// Top_FFT
module Top_FFT #(
    parameter   INTEGER_SIZE = 4,
                FRACT_SIZE = 14,
                NFFT = 64
) (
    input       wire                                             clk, rst,
    input       wire                                             start_FFT,
    input       wire    signed  [INTEGER_SIZE+FRACT_SIZE-1:0]    serial_in_r, serial_in_i,
    output      wire    signed  [INTEGER_SIZE+FRACT_SIZE-1:0]    serial_out_r, serial_out_i,
    output      wire                                             end_FFT, data_valid_FFT
);
localparam DATA_WIDTH = INTEGER_SIZE+FRACT_SIZE ;
wire    [$clog2(NFFT)-1:0]        start_stages;
wire    [DATA_WIDTH-1:0]        stage2_in_r, stage2_in_i;
wire    [DATA_WIDTH-1:0]        stage3_in_r, stage3_in_i;
wire    [DATA_WIDTH-1:0]        stage4_in_r, stage4_in_i;
wire    [DATA_WIDTH-1:0]        stage5_in_r, stage5_in_i;
wire    [DATA_WIDTH-1:0]        stage6_in_r, stage6_in_i;
wire    [DATA_WIDTH-1:0]        stage7_in_r, stage7_in_i;
FFT_1st_stage #(.INTEGER_SIZE(INTEGER_SIZE), .FRACT_SIZE(FRACT_SIZE), .STAGE_NO(1), .NFFT(NFFT)) ST1 (
    .clk(clk),
    .rst(rst),
    .start_conv(start_stages[0]),
    .serial_in_r(serial_in_r),
    .serial_in_i(serial_in_i),
    .serial_out_r(stage2_in_r),
    .serial_out_i(stage2_in_i)
);
FFT_2nd_stage #(.INTEGER_SIZE(INTEGER_SIZE), .FRACT_SIZE(FRACT_SIZE), .STAGE_NO(2), .NFFT(NFFT)) ST2 (
    .clk(clk),
    .rst(rst),
    .start_conv(start_stages[1]),
    .serial_in_r(stage2_in_r),
    .serial_in_i(stage2_in_i),
    .serial_out_r(stage3_in_r),
    .serial_out_i(stage3_in_i)
);
FFT_3rd_stage #(.INTEGER_SIZE(INTEGER_SIZE), .FRACT_SIZE(FRACT_SIZE), .STAGE_NO(3), .NFFT(NFFT)) ST3 (
    .clk(clk),
    .rst(rst),
    .start_conv(start_stages[2]),
    .serial_in_r(stage3_in_r),
    .serial_in_i(stage3_in_i),
    .serial_out_r(stage4_in_r),
    .serial_out_i(stage4_in_i)
);
FFT_4th_stage #(.INTEGER_SIZE(INTEGER_SIZE), .FRACT_SIZE(FRACT_SIZE), .STAGE_NO(4), .NFFT(NFFT)) ST4 (
    .clk(clk),
    .rst(rst),
    .start_conv(start_stages[3]),
  ...
For scale: about 21000 cells after synthesis, roughly 3400 flip-flops, ~77 I/O pins.
export LEC_CHECK = 0
export ABC_AREA = 1
export CAP_MARGIN = 5
export CORE_ASPECT_RATIO = 0.5
export CORE_MARGIN = 2
export CORE_UTILIZATION = 70
export CTS_CLUSTER_DIAMETER = 72
export CTS_CLUSTER_SIZE = 54
export GPL_ROUTABILITY_DRIVEN = 1
export SETUP_SLACK_MARGIN = 1.59
export SLEW_MARGIN = 20
export TNS_END_PERCENT = 75
create_clock -name core_clock -period 5.96 [get_ports {clk}]
run.sh (not shown) runs the stock make flow with config.mk's settings and CLKGATE_MAP_FILE=.
The first run failed in global routing.
Edit:
ABC_AREA = unset   (was 1)
CAP_MARGIN = 20   (was 5)
CORE_ASPECT_RATIO = unset   (was 0.5)
CTS_CLUSTER_DIAMETER = unset   (was 72)
CTS_CLUSTER_SIZE = 37   (was 54)
GPL_ROUTABILITY_DRIVEN = unset   (was 1)
PLACE_DENSITY = 0.6   (was unset)
SETUP_SLACK_MARGIN = unset   (was 1.59)
TNS_END_PERCENT = unset   (was 75)
clock period = 8.76 ns   (was 5.96 ns; I/O delays follow)
Outcome: This time the run finished but failed the layout checks on antenna rules. Synthesized cell count decreases by 16%. Die size decreases by 3.8%. Synthesized area decreases by 3.8%.
Edit:
CORE_UTILIZATION = 40   (was 70)
CTS_CLUSTER_SIZE = unset   (was 37)
clock period = 12.0 ns   (was 8.76 ns; I/O delays follow)
What happened:
- With this change the flow finished with timing, DRC and antenna clean
- power came out lower by 27%
- core utilization falls by 32 points
- final cell count rose by 12%
- first-iteration DRC count decreases by 42%
- routed wire length decreases by 13%
- via count is lower by 7.3%
Edit:
SETUP_SLACK_MARGIN = 0.53   (was unset)
clock period = 10.7 ns   (was 12.0 ns; I/O delays follow)
Outcome:
- The new run completed with no timing, DRC or antenna violations
- cell area barely changes
- worst setup slack gets worse by 0.38 ns
- synthesized cell count does not change
- via count hardly moves

---

Starting RTL as in the previous note.
==> flow/config.mk <==
export PLATFORM = sky130hd
export DESIGN_NAME = Top_FFT
export DESIGN_NICKNAME = Top_FFT
export VERILOG_FILES = /design/flow/design.v
export SDC_FILE = /design/flow/constraint.sdc
export NUM_CORES = 4
export LEC_CHECK = 0
export ABC_AREA = 1
export CAP_MARGIN = 10
export CORE_MARGIN = 2
export CORE_UTILIZATION = 72
export CTS_CLUSTER_DIAMETER = 391
export CTS_CLUSTER_SIZE = 99
export PLACE_DENSITY = 0.38
export SETUP_SLACK_MARGIN = -0.6
export SLEW_MARGIN = 20
==> flow/constraint.sdc <==
create_clock -name core_clock -period 6.09 [get_ports {clk}]
set_input_delay 1.2180 -clock core_clock [delete_from_list [all_inputs] [get_ports {clk}]]
set_output_delay 1.2180 -clock core_clock [all_outputs]
set_load 0.01 [all_outputs]
The baseline failed in 5_1_grt, error GRT-0116.
Next try:
ABC_AREA = unset   (was 1)
CTS_CLUSTER_DIAMETER = 228   (was 391)
PLACE_DENSITY = 0.6   (was 0.38)
SETUP_SLACK_MARGIN = 1.43   (was -0.6)
The changed run aborted during 3_5_place_dp.
Die area falls by about 3.7%.
Synthesized cell count decreases by 16%.
Area after synthesis falls by 3.8%.
Next try:
CAP_MARGIN = 20   (was 10)
CTS_CLUSTER_DIAMETER = 227   (was 228)
CTS_CLUSTER_SIZE = unset   (was 99)
SETUP_SLACK_MARGIN = unset   (was 1.43)
clock period = 7.48 ns   (was 6.09 ns; I/O delays follow)
After rerunning:
- The new run died in 4_1_cts
- synthesized area does not change
- synthesized cell count is unchanged
- die size is unchanged

---

Top_FFT again, from the RTL that the note above started with.
make LEC_CHECK=0 ABC_AREA=1 CAP_MARGIN=0 CORE_ASPECT_RATIO=0.5 CORE_MARGIN=2 CORE_UTILIZATION=72 CTS_CLUSTER_DIAMETER=397 CTS_CLUSTER_SIZE=99 PLACE_DENSITY=0.6 SLEW_MARGIN=20 TNS_END_PERCENT=5 finish   # period 4.34 ns
The starting point never finished: it broke off in detailed placement (3_5_place_dp) on DPL-0033.
Rerun with:
Settings changed: ABC_AREA 1 to unset, CAP_MARGIN 0 to 20, CORE_ASPECT_RATIO 0.5 to unset, CORE_UTILIZATION 72 to 65, CTS_CLUSTER_DIAMETER 397 to unset, CTS_CLUSTER_SIZE 99 to unset.
Clock period 4.34 ns to 5.64 ns, I/O delays scaled along.
Now the flow finished with negative setup slack left.
Die area goes up by 6.4%.
Synthesized area goes down by 3.8%.
Synthesized cell count drops by about 16%.
Rerun with:
Settings changed: CORE_UTILIZATION 65 to 40, TNS_END_PERCENT 5 to unset.
Clock period 5.64 ns to 13.3 ns, I/O delays scaled along.
Result: With this change the flow completed without violations; utilization decreases by 32 points; global-route usage decreases by 16 points; cell count rises by 3.5%; power went down by 58%; worst hold slack loses 0.050 ns.
Power figures rest on the tool's default switching activity, not on a simulated workload.
